==> job 4186 <==
==> flow/design.v (excerpt) <==
module path_math
    (input [11:0] location,  
     input [11:0] target,  
     input [4:0] current_orientation,  
     input clock,
     input enable,
     input reset,
     output reg done,
	  output reg [4:0] needed_orientation,  
     output reg [11:0] move_command);
Settings: LEC_CHECK=0, CAP_MARGIN=10, CORE_MARGIN=2, CORE_UTILIZATION=72, CTS_CLUSTER_SIZE=32, MAX_ROUTING_LAYER=met4, SETUP_SLACK_MARGIN=0.76, SLEW_MARGIN=20; clock period 7.75 ns.
run.sh (not shown) runs the stock make flow with config.mk's settings and CLKGATE_MAP_FILE=.
==> job 2330: changes against job 4186 <==
==> flow/config.mk (replaced) <==
export PLATFORM = sky130hd
export DESIGN_NAME = path_math
export DESIGN_NICKNAME = path_math
export VERILOG_FILES = /design/flow/design.v
export SDC_FILE = /design/flow/constraint.sdc
export NUM_CORES = 4
export LEC_CHECK = 0
export ABC_AREA = 1
export CAP_MARGIN = 20
export CORE_MARGIN = 2
export CORE_UTILIZATION = 72
export CTS_CLUSTER_SIZE = 15
export PLACE_DENSITY_LB_ADDON = 0.16
export SETUP_SLACK_MARGIN = 1.89
export SLEW_MARGIN = 20
==> flow/constraint.sdc (replaced) <==
create_clock -name core_clock -period 11.8 [get_ports {clock}]
set_input_delay 2.3600 -clock core_clock [delete_from_list [all_inputs] [get_ports {clock}]]
set_output_delay 2.3600 -clock core_clock [all_outputs]
set_load 0.01 [all_outputs]
==> impl_table.tex <==
% Generated from flow reports
\begin{tabular}{lr}
\hline
Metric & Value \\
\hline
\multicolumn{2}{l}{\textbf{Global routing}} \\
\quad Initial antenna violation count & 4 \\
\multicolumn{2}{l}{\textbf{Clocking}} \\
\quad Post-CTS clock slew at the launch and capture registers of the worst setup and hold paths & 0.06 ns \\
\multicolumn{2}{l}{\textbf{Synthesis}} \\
\quad Chip area from the yosys synthesis statistics & 40800 µm² \\
\multicolumn{2}{l}{\textbf{Run status}} \\
\quad Layout violations & negative setup slack \\
\quad Run status & complete, but fails checks \\
\multicolumn{2}{l}{\textbf{Final layout}} \\
\quad Filler Cells Inserted & 2863 \\
\multicolumn{2}{l}{\textbf{Final timing}} \\
\quad Setup slack of the critical path after layout & -1.34 ns \\
\quad Number of setup violations in the final report & 24 \\
\multicolumn{2}{l}{\textbf{Worst setup path}} \\
\quad Reg2Reg Capture Point & om.abs\_dx\_tan60[8] \\
\multicolumn{2}{l}{\textbf{Routing}} \\
\quad Number of vias per cell after detailed routing & 6.20 \\
\hline
\end{tabular}
-- figures above: job 4186

==> impl_table.tex <==
% Generated from flow reports
\begin{tabular}{lr}
\hline
Metric & Value \\
\hline
\multicolumn{2}{l}{\textbf{Synthesis}} \\
\quad Cell variety after synth & 70 \\
\quad Chip area from the yosys synthesis statistics & 43600 µm² \\
\quad Synth Area in Compound Gates & 10.1\% \\
\quad Fraction of post-synthesis cell area in the top cell type by area & 22.5\% \\
\multicolumn{2}{l}{\textbf{Routing}} \\
\quad Number of vias per cell after detailed routing & 5.79 \\
\multicolumn{2}{l}{\textbf{Global routing}} \\
\quad Initial antenna violation count & 0 \\
\multicolumn{2}{l}{\textbf{Final timing}} \\
\quad Number of setup violations in the final report & 0 \\
\quad Hold WS & 0.441 ns \\
\quad Setup slack of the critical path after layout & 2.08 ns \\
\multicolumn{2}{l}{\textbf{Final layout}} \\
\quad Filler Cells Inserted & 4498 \\
\multicolumn{2}{l}{\textbf{Run status}} \\
\quad Run status & finished clean \\
\multicolumn{2}{l}{\textbf{Clocking}} \\
\quad Post-CTS clock slew at the launch and capture registers of the worst setup and hold paths & 0.07 ns \\
\multicolumn{2}{l}{\textbf{Placement}} \\
\quad Cell Area, Placed & 45000 µm² \\
\multicolumn{2}{l}{\textbf{Die}} \\
\quad Number of well-tap cells placed & 782 \\
\hline
\end{tabular}
-- figures above: job 2330



==> 09-03: inputs <==
path_math again, from the RTL that the note above started with.
Settings: LEC_CHECK=0, CAP_MARGIN=15, CORE_MARGIN=2, CORE_UTILIZATION=72, CTS_CLUSTER_DIAMETER=256, SETUP_SLACK_MARGIN=-0.73, SLEW_MARGIN=40; clock period 7.29 ns.
==> inputs of 02-10, as changes to 09-03 <==
Settings changed: ABC_AREA set to 1, CAP_MARGIN 15 to 20, CORE_MARGIN 2 to 9, CORE_UTILIZATION 72 to 63, CTS_CLUSTER_DIAMETER 256 to not set, CTS_CLUSTER_SIZE set to 16, GPL_TIMING_DRIVEN set to 0, HOLD_SLACK_MARGIN set to 0.06, SETUP_SLACK_MARGIN -0.73 to not set, SLEW_MARGIN 40 to 20.
==> flow/constraint.sdc (replaced) <==
create_clock -name core_clock -period 12.0 [get_ports {clock}]
set_input_delay 2.4000 -clock core_clock [delete_from_list [all_inputs] [get_ports {clock}]]
set_output_delay 2.4000 -clock core_clock [all_outputs]
set_load 0.01 [all_outputs]
==> qor summary <==
Area share of the largest cell type after synthesis: 09-03 24.01%; 02-10 22.46%
RSZ-0062 raised after global routing: 09-03 true; 02-10 false
Global-route track usage on met2: 09-03 67.17%; 02-10 47.68%
Vias in the first global route: 09-03 35,510; 02-10 35,100
Number of ordinary inverters in the final layout: 09-03 888; 02-10 1,331
Floorplan utilization: 09-03 72.65%; 02-10 63.59%
Count of buffers inserted at the top-level ports: 09-03 49; 02-10 47
Cell count after placement: 09-03 5,566; 02-10 6,598
Area of the chip: 09-03 0.05860 mm²; 02-10 0.07902 mm²
Yosys cell types: 09-03 90; 02-10 70
Setup Total Neg Slack: 09-03 -23.15 ns; 02-10 0 ns
Status: 09-03 finished with violations; 02-10 timing/DRC/antenna clean
Layout check failures: 09-03 negative setup slack; 02-10 -
Worst setup slack for register-to-register paths: 09-03 1.60 ns; 02-10 6.99 ns
Total buffers and inverters traversed by the critical path: 09-03 9; 02-10 10
Fin Hold WS: 09-03 0.4651 ns; 02-10 0.4524 ns
Placeable core region: 09-03 0.05617 mm²; 02-10 0.06859 mm²
Largest fanout of any net on the critical path: 09-03 5; 02-10 12
Row count: 09-03 87; 02-10 96
